==> inputs of run R <==
## sram_logger
module sram_logger(
    input         CLK_48MHZ,
    input         RESET,           
    input         READ_CMD,
    input  [79:0] GEIG_DATA,
    input  [79:0] MAG_DATA,
    input  [31:0] SRAM_D_IN,
    output [17:0] SRAM_A,
    output [3:0]  SRAM_SRBS,
    output        SRAM_CE,
    output        SRAM_WE,
    output        SRAM_OE,
    output [15:0] SRAM_D_OUT,
    output        SRAM_D_OE,
    output [15:0] DATA_READ,
    output [17:0] W_ADDRESS,
    output        W_CHIP_SELECT,
    output [17:0] R_ADDRESS,
    output        R_CHIP_SELECT
);
wire        sram_status;
wire        chip_select;
wire [15:0] data_out;
wire [17:0] address_out;
wire [1:0]  cmd_out;
memory_controller memory_controller_0(
    .CLK_48MHZ         ( CLK_48MHZ ),
    .RESET             ( RESET ),
    .SRAM_STATUS       ( sram_status ),
    .READ_CMD          ( READ_CMD ),
    .GEIG_DATA         ( GEIG_DATA ),
    .MAG_DATA          ( MAG_DATA ),
    .READ_ADDRESS      ( R_ADDRESS ),
    .READ_CHIP_SELECT  ( R_CHIP_SELECT ),
    .WRITE_ADDRESS     ( W_ADDRESS ),
    .WRITE_CHIP_SELECT ( W_CHIP_SELECT ),
    .NEXT_READ         ( ),
    .NEXT_WRITE        ( ),
    .DATA_OUT          ( data_out ),
    .ADDRESS_OUT       ( address_out ),
    .CHIP_SELECT       ( chip_select ),
    .CMD_OUT           ( cmd_out )
);
sram_interface sram_interface_0(
    .CLK_48MHZ   ( CLK_48MHZ ),
    .RESET       ( RESET ),
    .ADDRESS_IN  ( address_out ),
    .DATA_IN     ( data_out ),
    .CMD_IN      ( cmd_out ),
    .CHIP_SELECT ( chip_select ),
    .SRAM_D_IN   ( SRAM_D_IN ),
    .SRAM_D_OUT  ( SRAM_D_OUT ),
    .SRAM_D_OE   ( SRAM_D_OE ),
    .SRAM_A0 ( SRAM_A[0] ),   .SRAM_A1 ( SRAM_A[1] ),   .SRAM_A2 ( SRAM_A[2] ),
    .SRAM_A3 ( SRAM_A[3] ),   .SRAM_A4 ( SRAM_A[4] ),   .SRAM_A5 ( SRAM_A[5] ),
    .SRAM_A6 ( SRAM_A[6] ),   .SRAM_A7 ( SRAM_A[7] ),   .SRAM_A8 ( SRAM_A[8] ),
    .SRAM_A9 ( SRAM_A[9] ),   .SRAM_A10 ( SRAM_A[10] ), .SRAM_A11 ( SRAM_A[11] ),
    .SRAM_A12 ( SRAM_A[12] ), .SRAM_A13 ( SRAM_A[13] ), .SRAM_A14 ( SRAM_A[14] ),
  ...
clock: 4.9 ns
lec_check: 0
abc_area: 0
cap_margin: 25
core_aspect_ratio: 0.72
core_margin: 3
core_utilization: 72
cts_cluster_diameter: 39
cts_cluster_size: 83
gpl_timing_driven: 1
max_routing_layer: met4
place_density_lb_addon: 0.29
setup_slack_margin: 0.75
slew_margin: 0
tns_end_percent: 15
run.sh (not shown) runs the stock make flow with config.mk's settings and CLKGATE_MAP_FILE=.
==> inputs of run A, as changes to run R <==
==> flow/config.mk (replaced) <==
export PLATFORM = sky130hd
export DESIGN_NAME = sram_logger
export DESIGN_NICKNAME = sram_logger
export VERILOG_FILES = /design/flow/design.v
export SDC_FILE = /design/flow/constraint.sdc
export NUM_CORES = 4
export LEC_CHECK = 0
export ABC_AREA = 0
export CAP_MARGIN = 25
export CORE_MARGIN = 2
export CORE_UTILIZATION = 66
export CTS_CLUSTER_SIZE = 52
export GPL_TIMING_DRIVEN = 1
export MAX_ROUTING_LAYER = met4
export PLACE_DENSITY = 0.61
export SETUP_SLACK_MARGIN = 1.1
export SLEW_MARGIN = 20
export TNS_END_PERCENT = 60
==> flow/constraint.sdc (replaced) <==
create_clock -name core_clock -period 4.87 [get_ports {CLK_48MHZ}]
set_input_delay 0.9740 -clock core_clock [delete_from_list [all_inputs] [get_ports {CLK_48MHZ}]]
set_output_delay 0.9740 -clock core_clock [all_outputs]
set_load 0.01 [all_outputs]
==> inputs of run D, as changes to run R <==
==> flow/config.mk (replaced) <==
export PLATFORM = sky130hd
export DESIGN_NAME = sram_logger
export DESIGN_NICKNAME = sram_logger
export VERILOG_FILES = /design/flow/design.v
export SDC_FILE = /design/flow/constraint.sdc
export NUM_CORES = 4
export LEC_CHECK = 0
export CAP_MARGIN = 0
export CORE_MARGIN = 2
export CORE_UTILIZATION = 68
export CTS_CLUSTER_SIZE = 36
export SLEW_MARGIN = 20
==> flow/constraint.sdc (replaced) <==
create_clock -name core_clock -period 4.83 [get_ports {CLK_48MHZ}]
set_input_delay 0.9660 -clock core_clock [delete_from_list [all_inputs] [get_ports {CLK_48MHZ}]]
set_output_delay 0.9660 -clock core_clock [all_outputs]
set_load 0.01 [all_outputs]
==> inputs of run H, as changes to run R <==
==> flow/config.mk (replaced) <==
export PLATFORM = sky130hd
export DESIGN_NAME = sram_logger
export DESIGN_NICKNAME = sram_logger
export VERILOG_FILES = /design/flow/design.v
export SDC_FILE = /design/flow/constraint.sdc
export NUM_CORES = 4
export LEC_CHECK = 0
export CAP_MARGIN = 20
export CORE_MARGIN = 2
export CORE_UTILIZATION = 65
export HOLD_SLACK_MARGIN = 0.3
export SETUP_SLACK_MARGIN = -0.52
export SLEW_MARGIN = 20
==> flow/constraint.sdc (replaced) <==
create_clock -name core_clock -period 5.42 [get_ports {CLK_48MHZ}]
set_input_delay 1.0840 -clock core_clock [delete_from_list [all_inputs] [get_ports {CLK_48MHZ}]]
set_output_delay 1.0840 -clock core_clock [all_outputs]
set_load 0.01 [all_outputs]
==> notes <==
Run D finished with setup timing left. Run R ended with an error in clock tree synthesis (4_1_cts). Run H finished but failed the layout checks on setup timing. Run A ended with an error in global routing (5_1_grt) with GRT-0232. In run H the via count is smaller than in run D, by 21%. Against run H, the count of clock-buffer cells in the layout of run D is higher by 7. Cell count: run D is larger than run H (about 2.6%). Non-clock buffer count: run D is higher than run H (124). In run H the design area is smaller than in run D, by 5.5%. In synthesized area, run H and run D do not differ. Worst hold slack: run H is better than run D (0.18 ns). Of run H and run D, run H has the higher worst setup slack (gap 0.32 ns).
==> figures <==
Ratio of final minimum period to clock period: run R -; run H 106%; run A -; run D 114%
Number of DRC markers after the initial detailed-route iteration: run R -; run H 2595; run A -; run D 6687
Worst setup slack after placement: run R -1.43 ns; run H -0.946 ns; run A -0.967 ns; run D -1.22 ns
Worst Reg-to-Reg Cells: run R -; run H 20; run A -; run D 21
Clk Latency, worst-skew pair: run R -; run H 0.64 ns; run A -; run D 0.66 ns
Relative contribution of the clock network to total power: run R -; run H 43.8%; run A -; run D 43.7%
Run status: run R did not finish; run H complete, but fails checks; run A did not finish; run D complete, but fails checks
Last stage reached: run R clock tree synthesis (4_1_cts); run H -; run A global routing (5_1_grt); run D -
Violated checks: run R -; run H setup timing; run A -; run D setup timing
Count of clock tree sinks: run R -; run H 560; run A 560; run D 560
DRC violations left: run R -; run H 0; run A -; run D 0
Number of setup violations in the final report: run R -; run H 127; run A -; run D 139
Worst VDD drop: run R -; run H 0.000380 V; run A -; run D 0.000367 V
Placer Congestion: run R 1.09; run H 0.942; run A 1.06; run D 0.932
CP peak stage delay: run R -; run H 0.69 ns; run A -; run D 0.58 ns
Proportion of power drawn by flip-flops and latches: run R -; run H 48.0%; run A -; run D 46.7%
Arrival time reported for the critical path endpoint: run R -; run H 6.29 ns; run A -; run D 5.98 ns
Post-route clock skew: run R -; run H 0.0631 ns; run A -; run D 0.0682 ns
Design Power: run R -; run H 0.00908 W; run A -; run D 0.0106 W
Power and IR drop assume default switching activity.
